## v31
## labyrinth_car
module labyrinth_car
(
	input  		 clk	,
	input  		 rst	,	 
	input  		 echoR,
	input  		 echoL,
	input  		 echoM,
	output 		 trigR,	 
	output 		 trigL,
	output 		 trigM,
	output 		 Tx	,
	output [3:0] motors_PWM,
	output 		 led,
	output 		 buzzer
);
Size: about 2900 cells after synthesis, ~320 flip-flops, about 21000 µm² of cells after synthesis.
export LEC_CHECK = 0
export ABC_AREA = 1
export CAP_MARGIN = 35
export CELL_PAD_IN_SITES_DETAIL_PLACEMENT = 2
export CELL_PAD_IN_SITES_GLOBAL_PLACEMENT = 2
export CORE_ASPECT_RATIO = 1.63
export CORE_MARGIN = 7
export CORE_UTILIZATION = 50
export GPL_ROUTABILITY_DRIVEN = 1
export GPL_TIMING_DRIVEN = 0
export PLACE_DENSITY_LB_ADDON = 0.25
export SLEW_MARGIN = 20
create_clock -name core_clock -period 10.0 [get_ports {clk}]
run.sh (not shown) runs the stock make flow with config.mk's settings and CLKGATE_MAP_FILE=.
v31 terminated abnormally: 3_1_place_gp_skip_io reported FLW-0024.
Changes in v39 relative to v31:
- GPL_TIMING_DRIVEN removed (was 0)
- CORE_ASPECT_RATIO removed (was 1.63)
- CORE_UTILIZATION changed from 50 to 70
- CORE_MARGIN changed from 7 to 2
- GPL_ROUTABILITY_DRIVEN removed (was 1)
- CAP_MARGIN changed from 35 to 20
- PLACE_DENSITY_LB_ADDON removed (was 0.25)
- CELL_PAD_IN_SITES_GLOBAL_PLACEMENT removed (was 2)
- CELL_PAD_IN_SITES_DETAIL_PLACEMENT removed (was 2)
- ABC_AREA removed (was 1)
- the clock period (ns, I/O delays scaled along) changed from 10.0 to 5.16
### Flow results
Per the final summary, v39 finished and its layout is clean on timing, DRC and antenna. [compare] base=v31 new=v39: basic-gate share of the synthesized area counting and, or, nand and nor cells -3.7 points; die width went up by 1.1%; area fraction in compound gates climbed 2.3 points; number of distinct library cells after synthesis now larger. Against v31 as the reference, v39 delivers a higher proportion of synthesized chip area in sequential cells. | area of the placeable core | higher: v31 |. The area fraction in mux cells in v39 sits 3.0 points above the value recorded for v31. Chip area from the yosys synthesis statistics in v39 is 150 µm² lower than in v31. The cell count after synthesis in v31 is 1.17 times that in v39. Of the two candidates, v31 has the worse synthesized area and v39 the better one. What v39 reported for overall die area has to be multiplied by 1.5 to get the figure for v31.
What v7 does differently from v39 at the input level:
- CORE_UTILIZATION now 40, was 70
- the clock period (ns, I/O delays scaled along) now 10.0, was 5.16
### Flow results
v7 completed every stage of the flow, and the final layout passed the timing, DRC and antenna checks. Between v39 and v7, the cell count went up. As of v7, total length of routed wires had risen slightly compared to v39. When the final numbers for v7 and v39 were put side by side, the final critical-path setup slack turned out to be smaller in v39. Diff v39 -> v7 | clock latency of the later-clocked register in the worst-skew pair | increase of 0.04 ns. Across both runs, HPWL after detailed placement was higher for v7 than for v39. Area: v7 vs v39 -> v7 larger. The launching element of the worst setup path comes out AK.duty[21] in one run and AK.duty[2] in the other, namely in v39 and v7 respectively. | final standard cell utilization of the core | lower: v7 |. Clock buffer instance count of the final layout for v7 is higher than for v39. Per the comparison of v7 with v39, internal reg-to-reg setup slack rose 4.80 ns; number of buffers inserted to repair setup after CTS closely matched the old numbers.
--- input diff v7..v8 ---
- CELL_PAD_IN_SITES_DETAIL_PLACEMENT newly set to 2
- CORE_UTILIZATION changed from 40 to 50
- CORE_ASPECT_RATIO newly set to 0.6
- CORE_MARGIN changed from 2 to 7
- PLACE_DENSITY_LB_ADDON newly set to 0.25
- ABC_AREA newly set to 1
- CAP_MARGIN changed from 20 to 35
- SLEW_MARGIN changed from 20 to 40
- GPL_TIMING_DRIVEN newly set to 1
- GPL_ROUTABILITY_DRIVEN newly set to 1
- CELL_PAD_IN_SITES_GLOBAL_PLACEMENT newly set to 2
==> results <==
No final results exist for v8, since it was stopped by error FLW-0024 during 3_1_place_gp_skip_io. Area of the die in v8 is 5700 µm² below v7. | area fraction in and, or, nand and nor cells after synthesis | lower: v7 |. Fraction of synthesized area in multiplexers in v8 is 3.0 points below v7.

========
labyrinth_car again, from the RTL that the note above started with.
clock: 8.06 ns
lec_check: 0
cap_margin: 20
core_margin: 2
core_utilization: 72
place_density: 0.92
slew_margin: 20
The first run finished clean.
Edit:
- PLACE_DENSITY: 0.92 -> not set
- clock period: 8.06 -> 5.16 ns (I/O delays scaled with it)
Via count came out lower by 3.0%. Global-route usage shrinks by 1.0 points. Area after synthesis is unchanged. Utilization went up by 0.58 points. Wire length came out lower by 3.5%. Clock power increases by 64%. Clock-buffer cell count is lower by 4.

========
labyrinth_car again, from the RTL that the note above started with.
make LEC_CHECK=0 CAP_MARGIN=20 CELL_PAD_IN_SITES_DETAIL_PLACEMENT=0 CORE_MARGIN=4 CORE_UTILIZATION=72 CTS_CLUSTER_SIZE=26 GPL_ROUTABILITY_DRIVEN=1 MIN_ROUTING_LAYER=met1 PLACE_DENSITY_LB_ADDON=0.13 SETUP_SLACK_MARGIN=1.23 SLEW_MARGIN=10 finish   # period 4.35 ns
The baseline finished but fails on negative setup slack.
Change:
==> flow/config.mk (replaced) <==
export PLATFORM = sky130hd
export DESIGN_NAME = labyrinth_car
export DESIGN_NICKNAME = labyrinth_car
export VERILOG_FILES = /design/flow/design.v
export SDC_FILE = /design/flow/constraint.sdc
export NUM_CORES = 4
export LEC_CHECK = 0
export CAP_MARGIN = 20
export CORE_MARGIN = 2
export CORE_UTILIZATION = 72
export SLEW_MARGIN = 20
==> flow/constraint.sdc (replaced) <==
create_clock -name core_clock -period 8.07 [get_ports {clk}]
set_input_delay 1.6140 -clock core_clock [delete_from_list [all_inputs] [get_ports {clk}]]
set_output_delay 1.6140 -clock core_clock [all_outputs]
set_load 0.01 [all_outputs]
The changed run produced a clean layout; total power is lower by about 50%; critical path depth is higher by 2; cell area is lower by about 5%; core utilization is lower by 3.8 points; worst hold slack gets worse by 21 ps; routed wire length is lower by about 9%.
Change:
--- a/flow/config.mk
+++ b/flow/config.mk
@@ -8,4 +8,4 @@
 export CAP_MARGIN = 20
 export CORE_MARGIN = 2
-export CORE_UTILIZATION = 72
+export CORE_UTILIZATION = 40
 export SLEW_MARGIN = 20
==> flow/constraint.sdc (replaced) <==
create_clock -name core_clock -period 5.06 [get_ports {clk}]
set_input_delay 1.0120 -clock core_clock [delete_from_list [all_inputs] [get_ports {clk}]]
set_output_delay 1.0120 -clock core_clock [all_outputs]
set_load 0.01 [all_outputs]
Wire length went up by 2.1%.
Die size came out higher by 78%.
Core utilization falls by 34 points.
Worst setup slack is worse by 2800 ps.
Non-clock buffer count rises by 4.
Total power increases by 63%.
Global-route usage came out lower by 13 points.
Via count goes down by 2.0%.
Clock skew barely changes.
Design area grows by 2.3%.

========
Starting RTL as in the previous note.
clock: 5.43 ns
lec_check: 0
cap_margin: 25
cell_pad_in_sites_detail_placement: 2
core_aspect_ratio: 1.57
core_margin: 10
core_utilization: 23
cts_cluster_size: 31
gpl_routability_driven: 0
gpl_timing_driven: 1
min_routing_layer: met1
place_density_lb_addon: 0.14
setup_slack_margin: 1.6
slew_margin: 10
tns_end_percent: 45
Change:
Settings changed: CAP_MARGIN 25 to 20, CELL_PAD_IN_SITES_DETAIL_PLACEMENT 2 to unset, CORE_ASPECT_RATIO 1.57 to unset, CORE_MARGIN 10 to 2, CORE_UTILIZATION 23 to 55, CTS_CLUSTER_SIZE 31 to unset, GPL_ROUTABILITY_DRIVEN 0 to unset, GPL_TIMING_DRIVEN 1 to unset, MIN_ROUTING_LAYER met1 to unset, PLACE_DENSITY_LB_ADDON 0.14 to unset, SETUP_SLACK_MARGIN 1.6 to unset, SLEW_MARGIN 10 to 20, TNS_END_PERCENT 45 to unset.
Clock period 5.43 ns to 5.06 ns, I/O delays scaled along.
Outcome: The new run finished clean; non-clock buffer count drops by 14; power climbs by 0.82%; setup slack is worse by 0.49 ns; fmax drops by about 2.5%.

========
Starting RTL as in the previous note.
Settings: LEC_CHECK=0, CAP_MARGIN=35, CELL_PAD_IN_SITES_DETAIL_PLACEMENT=1, CELL_PAD_IN_SITES_GLOBAL_PLACEMENT=3, CORE_ASPECT_RATIO=1.12, CORE_MARGIN=2, CORE_UTILIZATION=46, GPL_TIMING_DRIVEN=1, PLACE_DENSITY_LB_ADDON=0.15, SLEW_MARGIN=20, TNS_END_PERCENT=65; clock period 3.82 ns.
The first run stopped in global placement without I/O (3_1_place_gp_skip_io) (FLW-0024).
Change:
CAP_MARGIN = 20   (was 35)
CELL_PAD_IN_SITES_DETAIL_PLACEMENT = not set   (was 1)
CELL_PAD_IN_SITES_GLOBAL_PLACEMENT = not set   (was 3)
CORE_ASPECT_RATIO = not set   (was 1.12)
CORE_UTILIZATION = 72   (was 46)
CTS_CLUSTER_SIZE = 32   (was not set)
GPL_TIMING_DRIVEN = not set   (was 1)
PLACE_DENSITY_LB_ADDON = not set   (was 0.15)
TNS_END_PERCENT = not set   (was 65)
clock period = 7.77 ns   (was 3.82 ns; I/O delays follow)
After rerunning: This time the run passed the timing, DRC and antenna checks; die size falls by 36%; synthesized area is unchanged; synthesized cell count does not change.

========
labyrinth_car again, from the RTL that the note above started with.
Settings: LEC_CHECK=0, CAP_MARGIN=20, CELL_PAD_IN_SITES_DETAIL_PLACEMENT=1, CORE_MARGIN=4, CORE_UTILIZATION=23, CTS_CLUSTER_SIZE=26, GPL_ROUTABILITY_DRIVEN=1, MIN_ROUTING_LAYER=met1, PLACE_DENSITY_LB_ADDON=0.04, SETUP_SLACK_MARGIN=-0.4, SLEW_MARGIN=10; clock period 5.43 ns.
Next try:
Settings changed: CELL_PAD_IN_SITES_DETAIL_PLACEMENT 1 to not set, CORE_MARGIN 4 to 2, CORE_UTILIZATION 23 to 67, CTS_CLUSTER_SIZE 26 to not set, GPL_ROUTABILITY_DRIVEN 1 to not set, MIN_ROUTING_LAYER met1 to not set, PLACE_DENSITY_LB_ADDON 0.04 to not set, SETUP_SLACK_MARGIN -0.4 to not set, SLEW_MARGIN 10 to 20.
Clock period 5.43 ns to 6.74 ns, I/O delays scaled along.
=> Total power goes down by a quarter to a third; routed wire length goes down by a quarter to a third; non-clock buffer count goes down by 4; cell area goes down by a few percent; first-iteration DRC count goes up by well over a third; synthesized cell count stays the same.
Next try:
Settings changed: CORE_UTILIZATION 67 to 72, SETUP_SLACK_MARGIN set to 0.64.
Clock period 6.74 ns to 4.46 ns, I/O delays scaled along.
=> The new run finished but fails on setup timing. Wire length is higher by about 6%. Cell count is higher by 1.6%. First-iteration DRC count is higher by about 40%. Sequential power is higher by 51%. Critical path depth is higher by 4. Global-route usage is higher by 3.1 points.
Next try:
Settings changed: ABC_AREA set to 1, CTS_CLUSTER_SIZE set to 95, SETUP_SLACK_MARGIN 0.64 to not set.
Clock period 4.46 ns to 3.25 ns, I/O delays scaled along.
Outcome: The changed run reached the layout checks and failed them: setup timing; wire length is higher by roughly a tenth; worst setup slack gets worse by 870 ps; cell count goes up by about a fifth; die size increases slightly; count of clock-buffer cells in the layout is higher by 2; hold slack is better by 13 ps; total power grows by a quarter to a third.

========
Setup of north:
labyrinth_car again, from the RTL that the note above started with.
==> flow/config.mk <==
export PLATFORM = sky130hd
export DESIGN_NAME = labyrinth_car
export DESIGN_NICKNAME = labyrinth_car
export VERILOG_FILES = /design/flow/design.v
export SDC_FILE = /design/flow/constraint.sdc
export NUM_CORES = 4
export LEC_CHECK = 0
export CAP_MARGIN = 25
export CORE_MARGIN = 7
export CORE_UTILIZATION = 40
export GPL_ROUTABILITY_DRIVEN = 0
export SLEW_MARGIN = 20
==> flow/constraint.sdc <==
create_clock -name core_clock -period 10.0 [get_ports {clk}]
set_input_delay 2.0000 -clock core_clock [delete_from_list [all_inputs] [get_ports {clk}]]
set_output_delay 2.0000 -clock core_clock [all_outputs]
set_load 0.01 [all_outputs]
north was carried through to the last stage, and its layout satisfied the timing, DRC and antenna checks.
Changes in south relative to north:
Settings: an added CELL_PAD_IN_SITES_DETAIL_PLACEMENT of 1; an added GPL_TIMING_DRIVEN of 0; an added PLACE_DENSITY_LB_ADDON of 0.25.
Results
Diff north..south | number of enable flip-flop cells | unchanged. south vs. north: static power due to leakage shows an increase of 2.2%; global-route usage up 4.5 points; first-iteration DRC count lower; switching part of the total power now larger; wire length after detailed routing went up by 26%. Cell count: south higher than north. south gives more final critical path time including I/O delays and setup than north did. When south is measured against north, its sequential share of layout area turns out 0.55 points lower.
Here is what was changed in the inputs of east compared with south.
Settings: ABC_AREA now 1, previously not set; CORE_ASPECT_RATIO now 0.6, previously not set; SLEW_MARGIN now 25, was 20; CELL_PAD_IN_SITES_DETAIL_PLACEMENT now 2, was 1; CORE_UTILIZATION now 50, was 40; CAP_MARGIN now 35, was 25; GPL_TIMING_DRIVEN now 1, was 0; GPL_ROUTABILITY_DRIVEN now 1, was 0; CELL_PAD_IN_SITES_GLOBAL_PLACEMENT now 2, previously not set.
Findings:
The remaining runs in south and east completed every stage, whereas east halted early. Flow for east halted at 3_1_place_gp_skip_io, error code FLW-0024. Changes observed in east relative to south: post-synthesis cell area now larger, proportion of synthesized area in mux cells now smaller, fraction of the yosys area taken by sequential cells now smaller.
The following lists how west was set up differently from east:
Settings: CELL_PAD_IN_SITES_DETAIL_PLACEMENT: 2 -> 1; GPL_TIMING_DRIVEN: 1 -> 0; CAP_MARGIN: 35 -> 25; GPL_ROUTABILITY_DRIVEN: 1 -> 0; CORE_ASPECT_RATIO: 0.6 -> 0.87; CORE_UTILIZATION: 50 -> 40; SLEW_MARGIN: 25 -> 20.
[summary]
- Of east and west, only east fails to finish with a clean layout.
- Flow for east halted at 3_1_place_gp_skip_io, error code FLW-0024.
- As far as share of async-settable or async-resettable flops after synthesis goes, east and west are indistinguishable; the numbers are identical.
- The die of west is larger than the one used in east.
- Row count: west > east
- Summary — area of the placeable core, west relative to east: higher, by about 26%.
[inputs] middle vs west
Settings: MAX_ROUTING_LAYER: unset -> met5; CELL_PAD_IN_SITES_GLOBAL_PLACEMENT: 2 -> unset; GPL_TIMING_DRIVEN: 0 -> 1; CAP_MARGIN: 25 -> 10; GPL_ROUTABILITY_DRIVEN: 0 -> 1; CTS_CLUSTER_DIAMETER: unset -> 282; PLACE_DENSITY_LB_ADDON: 0.25 -> unset; CELL_PAD_IN_SITES_DETAIL_PLACEMENT: 1 -> unset; CORE_ASPECT_RATIO: 0.87 -> 0.79; CORE_UTILIZATION: 40 -> 49; CORE_MARGIN: 7 -> 10.
[summary]
- When middle is measured against west, its logic share of the area turns out 1.1 points higher.
- Area growth from synthesis to final layout for middle: 2.3 points down relative to west
- The summed area of non-filler cells in the final layout of middle was superior to that of west.
- Summary — via count, middle relative to west: lower, by about 5%.

========
## run 1
Starting RTL as in the previous note.
==> flow/design.v (excerpt) <==
module labyrinth_car
(
	input  		 clk	,
	input  		 rst	,	 
	input  		 echoR,
	input  		 echoL,
	input  		 echoM,
	output 		 trigR,	 
	output 		 trigL,
	output 		 trigM,
	output 		 Tx	,
	output [3:0] motors_PWM,
	output 		 led,
	output 		 buzzer
);
wire [ 7:0] dataTransmit;
wire 			TxEnable 	;
wire [11:0] distanceR	;
wire [11:0] distanceL	;
wire [11:0] distanceM	;
wire 			endR 			;
wire 			endL			;
wire 			endM			;
wire [27:0]	duty			;
UART_Tx UART_Transmitter(
	.i_Clock(clk)        	,
	.i_Reset(rst)        	,
	.i_TX_DV(TxEnable)     	,
	.i_TX_Byte(dataTransmit),
	.o_TX_Serial(Tx) 		,
	.o_TX_Done()
);
algoritamKretanja AK
(
	.clk(clk)		,
	.rst(rst)		,
	.USR(distanceR),
	.USL(distanceL),
	.USM(distanceM),
	.endR(endR)		,
	.endL(endL)		,
	.endM(endM)		,
	.TxEnable(TxEnable)	,
	.TxData(dataTransmit),
	.duty(duty),
	.led(led),
	.buzzer(buzzer)
);
hcsr04 UltrasonicR
(
	.clk(clk)		,
	.rst(rst)		,
	.echoPin(echoR),
	.trigPin(trigR),
	.o_distance(distanceR),
	.M_end(endR)
);
hcsr04 UltrasonicL
(
	.clk(clk)		,
	.rst(rst)		,
	.echoPin(echoL),
	.trigPin(trigL),
	.o_distance(distanceL),
	.M_end(endL)
);
hcsr04 UltrasonicM
(
	.clk(clk)		,
	.rst(rst)		,
	.echoPin(echoM),
	.trigPin(trigM),
	.o_distance(distanceM),
	.M_end(endM)
);
PWM_generator PWM
(
	.clk(clk)	,
	.rst(rst)	,
	.duty(duty)	,
	.IN(motors_PWM)
);
endmodule
clock: 3.77 ns
lec_check: 0
abc_area: 1
cap_margin: 0
core_aspect_ratio: 0.9
core_margin: 2
core_utilization: 72
cts_cluster_diameter: 181
gpl_routability_driven: 0
place_density: 0.38
slew_margin: 20
Every stage of run 1 finished as expected; the final checks, on the other hand, flagged negative setup slack, which means the layout fails.
> inputs changed (run 1 -> run 2)
- CTS_CLUSTER_DIAMETER removed (was 181)
- CAP_MARGIN changed from 0 to 20
- PLACE_DENSITY removed (was 0.38)
- CORE_ASPECT_RATIO removed (was 0.9)
- PLACE_DENSITY_LB_ADDON newly set to 0.11
- the clock period (ns, I/O delays scaled along) changed from 3.77 to 3.87
==> results <==
- Run 2 -> stages 100% | layout checks FAIL | negative setup slack
- Where clock skew is concerned, run 1 is better than run 2.
- Run 2 consumes less power than run 1 does.
- Run 1 → run 2: non-clock buffer count went up; die area comparable; sequential share of layout area shows no meaningful change.
- Diff run 1 -> run 2: leakage dissipation rose by 0.000036 uW, remaining max-slew budget at the tightest pin fell by 1.8 points.
- Min count of vias placed by the detailed router across run 2 and run 1: run 1
#### Input delta (run 3 over run 2)
- putting CTS_CLUSTER_DIAMETER at 181 where nothing was set
- putting CORE_ASPECT_RATIO at 0.9 where nothing was set
- swapping 0.11 for 0.02 in PLACE_DENSITY_LB_ADDON
- swapping 3.87 for 3.96 in the clock period (ns, I/O delays scaled along)
Notes after the runs:
- [flow] run 3 | stages: complete | final checks: fail | reason: negative setup slack
- Delta(number of instances resized during post-cts repair, run 3 - run 2) > 0
- Transition at the pin with the smallest max-transition slack in run 3 is 0.043 ns lower than in run 2
- Side by side, fraction of power spent switching nets turned out lower in run 3 than in run 2.
- Summary — shortest period the worst path allows, run 3 relative to run 2: lower, by 0.25 ns.
- Measured against each other, run 3 and run 2 differ in met2 layer usage reported by global route, the lower figure coming from run 2.
- Between run 2 and run 3, the flow reports critical path depth decreasing by a little under 10%.
- Detail-routed net length per standard cell in run 3 vs run 2: down about 2.3%
- Run 3 and run 2 ended up with nearly the same aggregate global-route resource usage.
- Of the two values seen for heaviest power group, the clock network was produced by run 2 and sequential cells by run 3.
- Signal arrival time at the worst endpoint ended up 0.24 ns lower on run 3 than on run 2.
- Die size delta (run 2 -> run 3): insignificant
- The vertical die dimension in run 3 is 0.950 times that in run 2.
Power figures rest on the tool's default switching activity, not on a simulated workload.
